Setup of run A:
Design system, start of the top module:
module system (clk, rst, ROM_IF_Q, ROM_W_Q, RAM_Q, ROM_IF_A, ROM_W_A,
  ROM_IF_OE, ROM_W_OE, RAM_A, RAM_WE, RAM_OE, RAM_D, done);
==> flow/config.mk <==
export PLATFORM = sky130hd
export DESIGN_NAME = system
export DESIGN_NICKNAME = system
export VERILOG_FILES = /design/flow/design.v
export SDC_FILE = /design/flow/constraint.sdc
export NUM_CORES = 4
export LEC_CHECK = 0
export CAP_MARGIN = 20
export CELL_PAD_IN_SITES_DETAIL_PLACEMENT = 0
export CORE_MARGIN = 7
export CORE_UTILIZATION = 71
export CTS_CLUSTER_DIAMETER = 107
export CTS_CLUSTER_SIZE = 82
export MAX_ROUTING_LAYER = met4
export MIN_ROUTING_LAYER = met1
export SETUP_SLACK_MARGIN = 3.35
export SLEW_MARGIN = 20
export TNS_END_PERCENT = 85
==> flow/constraint.sdc <==
create_clock -name core_clock -period 21.8 [get_ports {clk}]
set_input_delay 4.3600 -clock core_clock [delete_from_list [all_inputs] [get_ports {clk}]]
set_output_delay 4.3600 -clock core_clock [all_outputs]
set_load 0.01 [all_outputs]
run.sh (not shown) runs the stock make flow with config.mk's settings and CLKGATE_MAP_FILE=.
The following lists how run B was set up differently from run A:
- changing SETUP_SLACK_MARGIN from 3.35 to -1.01
- setting ABC_AREA to 1 for the first time
- changing CORE_MARGIN from 7 to 2
- changing CTS_CLUSTER_SIZE from 82 to 15
- changing the clock period (ns, I/O delays scaled along) from 21.8 to 11.9
[summary]
[compare] base=run A new=run B: post-place instance area up about 12%; sequential element share of the synthesized area level; chip area from the yosys synthesis statistics went up.
Run B gives less quantity of gates resized following cts than run A did.
When run B is set beside run A, its die extent in x turns out to be about 1.4% smaller.
The log for run B ends in 5_1_grt with error GRT-0232, so the run never completed.
Run B ended with more area after synthesis than run A.
The post-CTS setup repair buffer count of run B is lower than that of run A.
--- input diff run B..run C ---
- clearing SETUP_SLACK_MARGIN, which used to be -1.01
- clearing CTS_CLUSTER_SIZE, which used to be 15
- clearing ABC_AREA, which used to be 1
- clearing CELL_PAD_IN_SITES_DETAIL_PLACEMENT, which used to be 0
- clearing MAX_ROUTING_LAYER, which used to be met4
- clearing CTS_CLUSTER_DIAMETER, which used to be 107
- clearing MIN_ROUTING_LAYER, which used to be met1
- swapping 71 for 67 in CORE_UTILIZATION
- clearing TNS_END_PERCENT, which used to be 85
- swapping 11.9 for 17.9 in the clock period (ns, I/O delays scaled along)
## What came out
In the metrics for run C and run B, the one carrying the lower number of placement rows is run B. Changes observed in run C relative to run B: area after synthesis -about 2%; chip area estimate from yosys synthesis shows a reduction of 0.0024 sq mm. Finished, but not clean: run C, with setup timing.
Input changes introduced in run D (baseline for comparison: run C):
- changing CORE_UTILIZATION from 67 to 40
- changing the clock period (ns, I/O delays scaled along) from 17.9 to 22.0
### Flow results
- As of run D, layout buffer count excluding clock buffers had fallen by more than half compared to run C.
- Diff run C and run D: diode insertion count for antenna repair lower in run D
- | vias after detailed routing | run D vs run C | 7901 lower |
- Routed wire in run D totals less than in run C.
- Compared with run C, run D shows global-route total usage across every layer lower by 16 points.
- Having completed the whole flow, run D delivered a layout that passed the timing, DRC and antenna checks.
- Lower number of clock buffers in the layout among run C and run D: run D
- Comparing the two runs side by side, run D comes out ahead of run C on worst setup slack.
- Taking run C over run D, the number of logic stages on the critical path including buffering ratio works out to 1.06.

Starting RTL as in the previous note.
make LEC_CHECK=0 CAP_MARGIN=5 CORE_MARGIN=2 CORE_UTILIZATION=72 CTS_CLUSTER_DIAMETER=58 PLACE_DENSITY=0.37 SETUP_SLACK_MARGIN=2.76 SLEW_MARGIN=20 finish   # period 15.7 ns
The baseline finished but fails on setup timing.
Then changed:
- ABC_AREA: not set -> 1
- CAP_MARGIN: 5 -> 20
- CTS_CLUSTER_DIAMETER: 58 -> not set
- PLACE_DENSITY: 0.37 -> not set
- PLACE_DENSITY_LB_ADDON: not set -> 0.18
- SETUP_SLACK_MARGIN: 2.76 -> 3.05
- clock period: 15.7 -> 12.5 ns (I/O delays scaled with it)
The new run never finished: it broke off in global routing (5_1_grt); area after synthesis increases by 2.0%; synthesized cell count grows by 16%; die size went up by 2.0%.
Then changed:
- ABC_AREA: 1 -> not set
- CTS_CLUSTER_DIAMETER: not set -> 58
- SETUP_SLACK_MARGIN: 3.05 -> 2.76
- clock period: 12.5 -> 15.7 ns (I/O delays scaled with it)
The changed run finished with setup timing left.
Synthesized area shrinks slightly.
Synthesized cell count shrinks by about a fifth.
Die size shrinks slightly.
Then changed:
- CORE_UTILIZATION: 72 -> 24
- CTS_CLUSTER_DIAMETER: 58 -> not set
- PLACE_DENSITY_LB_ADDON: 0.18 -> not set
- SETUP_SLACK_MARGIN: 2.76 -> not set
- clock period: 15.7 -> 21.4 ns (I/O delays scaled with it)
Outcome: With this change the flow produced a clean layout. Synthesized cell count does not change. Final area goes down by a few percent. Total power goes down by well over a third. Routed wire length went down by a few percent. Count of clock-buffer cells in the layout is lower by 22. Critical path depth falls by 10. Area after synthesis stays the same. Cell count goes up by about a fifth.
Then changed:
- CORE_UTILIZATION: 24 -> 68
- PLACE_DENSITY: not set -> 0.36
- clock period: 21.4 -> 7.72 ns (I/O delays scaled with it)
With this change the flow completed, yet does not pass: setup timing.
Power increases to 3.0 times its value.
Clock-buffer cell count falls by 1.
Worst setup slack loses 11 ns.
Sequential share of layout area shrinks by 0.52 points.
Synthesized area does not change.
Flip-flop count stays the same.
Cell count drops by 13%.

system again, from the RTL that the note above started with.
Settings: LEC_CHECK=0, CAP_MARGIN=20, CORE_MARGIN=2, CORE_UTILIZATION=29, SLEW_MARGIN=20; clock period 33.4 ns.
Change:
--- a/flow/config.mk
+++ b/flow/config.mk
@@ -7,5 +7,6 @@
 export LEC_CHECK = 0
+export ABC_AREA = 1
 export CAP_MARGIN = 20
 export CORE_MARGIN = 2
-export CORE_UTILIZATION = 29
+export CORE_UTILIZATION = 68
 export SLEW_MARGIN = 20
==> flow/constraint.sdc (replaced) <==
create_clock -name core_clock -period 7.72 [get_ports {clk}]
set_input_delay 1.5440 -clock core_clock [delete_from_list [all_inputs] [get_ports {clk}]]
set_output_delay 1.5440 -clock core_clock [all_outputs]
set_load 0.01 [all_outputs]
The changed run never finished: it broke off in 5_1_grt, error GRT-0116.
Die size came out lower by about 56%.
Synthesized cell count is higher by about 16%.
Area after synthesis climbs by 2.0%.

Starting RTL as in the previous note.
clock: 13.9 ns
lec_check: 0
cap_margin: 20
core_margin: 2
core_utilization: 72
cts_cluster_diameter: 59
slew_margin: 20
The first run completed and failed the layout checks on negative setup slack.
Rerun with:
- ABC_AREA: not set -> 0
- CTS_CLUSTER_DIAMETER: 59 -> not set
- PLACE_DENSITY: not set -> 0.35
- SETUP_SLACK_MARGIN: not set -> 3.7
Outcome: The new run ran to the end with violations: negative setup slack. Die area is unchanged. Power went down by 13%. Worst hold slack is better by 0.029 ns. Non-clock buffer count went up by 6. Combinational power went up by about 2%. Routed wire length went up by 1.2%. Global-route usage went down by 0.56 points. Sequential cell count stays the same.
Rerun with:
- ABC_AREA: 0 -> 1
- PLACE_DENSITY: 0.35 -> not set
- SETUP_SLACK_MARGIN: 3.7 -> not set
=>
- The new run reached the layout checks and failed them: negative setup slack
- die size rose slightly
- clock-buffer cell count is unchanged
- final area grows by a few percent
- non-clock buffer count came out higher by 111
- via count is higher by roughly a tenth
- cell count increases by roughly a tenth
- critical path depth goes up by 3
- routed wire length grows by roughly a tenth
- fmax went up by a little under a tenth
Rerun with:
- CORE_UTILIZATION: 72 -> 69
- clock period: 13.9 -> 7.72 ns (I/O delays scaled with it)
- With this change the flow ended with an error in global routing (5_1_grt) (GRT-0116)
- die size increases by 4.3%
- synthesized area stays the same
- synthesized cell count does not change
Rerun with:
- ABC_AREA: 1 -> not set
- CORE_UTILIZATION: 69 -> 40
- clock period: 7.72 -> 21.4 ns (I/O delays scaled with it)
After rerunning: With this change the flow produced a clean layout. Synthesized area fell slightly. Die area rose by well over a third. Synthesized cell count fell by about a fifth.

Setup of build 78:
Starting RTL as in the previous note.
==> flow/design.v (excerpt) <==
module system (clk, rst, ROM_IF_Q, ROM_W_Q, RAM_Q, ROM_IF_A, ROM_W_A,
  ROM_IF_OE, ROM_W_OE, RAM_A, RAM_WE, RAM_OE, RAM_D, done);
  input         clk;
  input         rst;
  input  [15:0] ROM_IF_Q, ROM_W_Q;
  input  [15:0] RAM_Q;
  output [19:0] ROM_IF_A, ROM_W_A;
  output		ROM_IF_OE, ROM_W_OE;
  output [19:0] RAM_A;
  output        RAM_WE;
  output        RAM_OE;
  output [15:0] RAM_D;
  output        done;
  wire [2:0]  sel_if, sel_w;
  wire 		  clear;
  wire [33:0]	out0, out1, out2;
  conv conv1 (
  .clk(clk), .rst(rst), .clear(clear), .w_w(sel_w[0]), .w_in(ROM_W_Q), .if_w(sel_if[0]), .if_in(ROM_IF_Q), .out(out0));
  conv conv2 (
  .clk(clk), .rst(rst), .clear(clear), .w_w(sel_w[1]), .w_in(ROM_W_Q), .if_w(sel_if[1]), .if_in(ROM_IF_Q), .out(out1));
  conv conv3 (
  .clk(clk), .rst(rst), .clear(clear), .w_w(sel_w[2]), .w_in(ROM_W_Q), .if_w(sel_if[2]), .if_in(ROM_IF_Q), .out(out2));
  sat_adder a1 (
  .in0(out0), .in1(out1), .in2(out2), .sum(RAM_D));
  Controller c1(
  .clk(clk), .rst(rst), .ROM_IF_A(ROM_IF_A), .ROM_W_A(ROM_W_A), .ROM_IF_OE(ROM_IF_OE),
  .ROM_W_OE(ROM_W_OE), .RAM_A(RAM_A), .RAM_WE(RAM_WE), .RAM_OE(RAM_OE), .sel_if(sel_if),
  .sel_w(sel_w), .clear(clear), .done(done));
endmodule
clock: 33.6 ns
lec_check: 0
abc_area: 0
cap_margin: 20
cell_pad_in_sites_detail_placement: 0
cell_pad_in_sites_global_placement: 2
core_aspect_ratio: 1.52
core_margin: 7
core_utilization: 15
cts_cluster_diameter: 67
cts_cluster_size: 91
gpl_routability_driven: 0
max_routing_layer: met5
min_routing_layer: met1
slew_margin: 20
tns_end_percent: 85
Build 78: no failed stages, no open violations at the end
Setup changes, build 78 to build 31
==> flow/config.mk <==
export PLATFORM = sky130hd
export DESIGN_NAME = system
export DESIGN_NICKNAME = system
export VERILOG_FILES = /design/flow/design.v
export SDC_FILE = /design/flow/constraint.sdc
export NUM_CORES = 4
export LEC_CHECK = 0
export CAP_MARGIN = 20
export CORE_MARGIN = 2
export CORE_UTILIZATION = 40
export MAX_ROUTING_LAYER = met4
export SLEW_MARGIN = 20
==> flow/constraint.sdc <==
create_clock -name core_clock -period 12.0 [get_ports {clk}]
set_input_delay 2.4000 -clock core_clock [delete_from_list [all_inputs] [get_ports {clk}]]
set_output_delay 2.4000 -clock core_clock [all_outputs]
set_load 0.01 [all_outputs]
### Flow results
| global-route wire length before repair | build 31 vs build 78 | 8.2% lower |
Row count of non-CTS buffers in the layout: build 31 higher / build 78 lower
The final report for build 31 shows a completed flow and a layout that fails verification, specifically negative setup slack.
Input changes introduced in build 9 (baseline for comparison: build 31):
--- a/flow/config.mk
+++ b/flow/config.mk
@@ -8,5 +8,7 @@
 export CAP_MARGIN = 20
 export CORE_MARGIN = 2
-export CORE_UTILIZATION = 40
+export CORE_UTILIZATION = 65
+export CTS_CLUSTER_SIZE = 40
 export MAX_ROUTING_LAYER = met4
+export SETUP_SLACK_MARGIN = 2.8
 export SLEW_MARGIN = 20
==> flow/constraint.sdc <==
create_clock -name core_clock -period 20.4 [get_ports {clk}]
set_input_delay 4.0800 -clock core_clock [delete_from_list [all_inputs] [get_ports {clk}]]
set_output_delay 4.0800 -clock core_clock [all_outputs]
set_load 0.01 [all_outputs]
Results
The final layout from build 9, which completed every stage, passed the timing, DRC and antenna checks at the end of the flow.
Overall fraction of global-route tracks in use: build 9 > build 31
Compared build 9 vs build 31, and placement row count is down in build 9.
Per the comparison of build 9 with build 31, utilization after layout went up by 23 points, final setup slack of the worst path went up by 6.37 ns.
Power figures rest on the tool's default switching activity, not on a simulated workload.
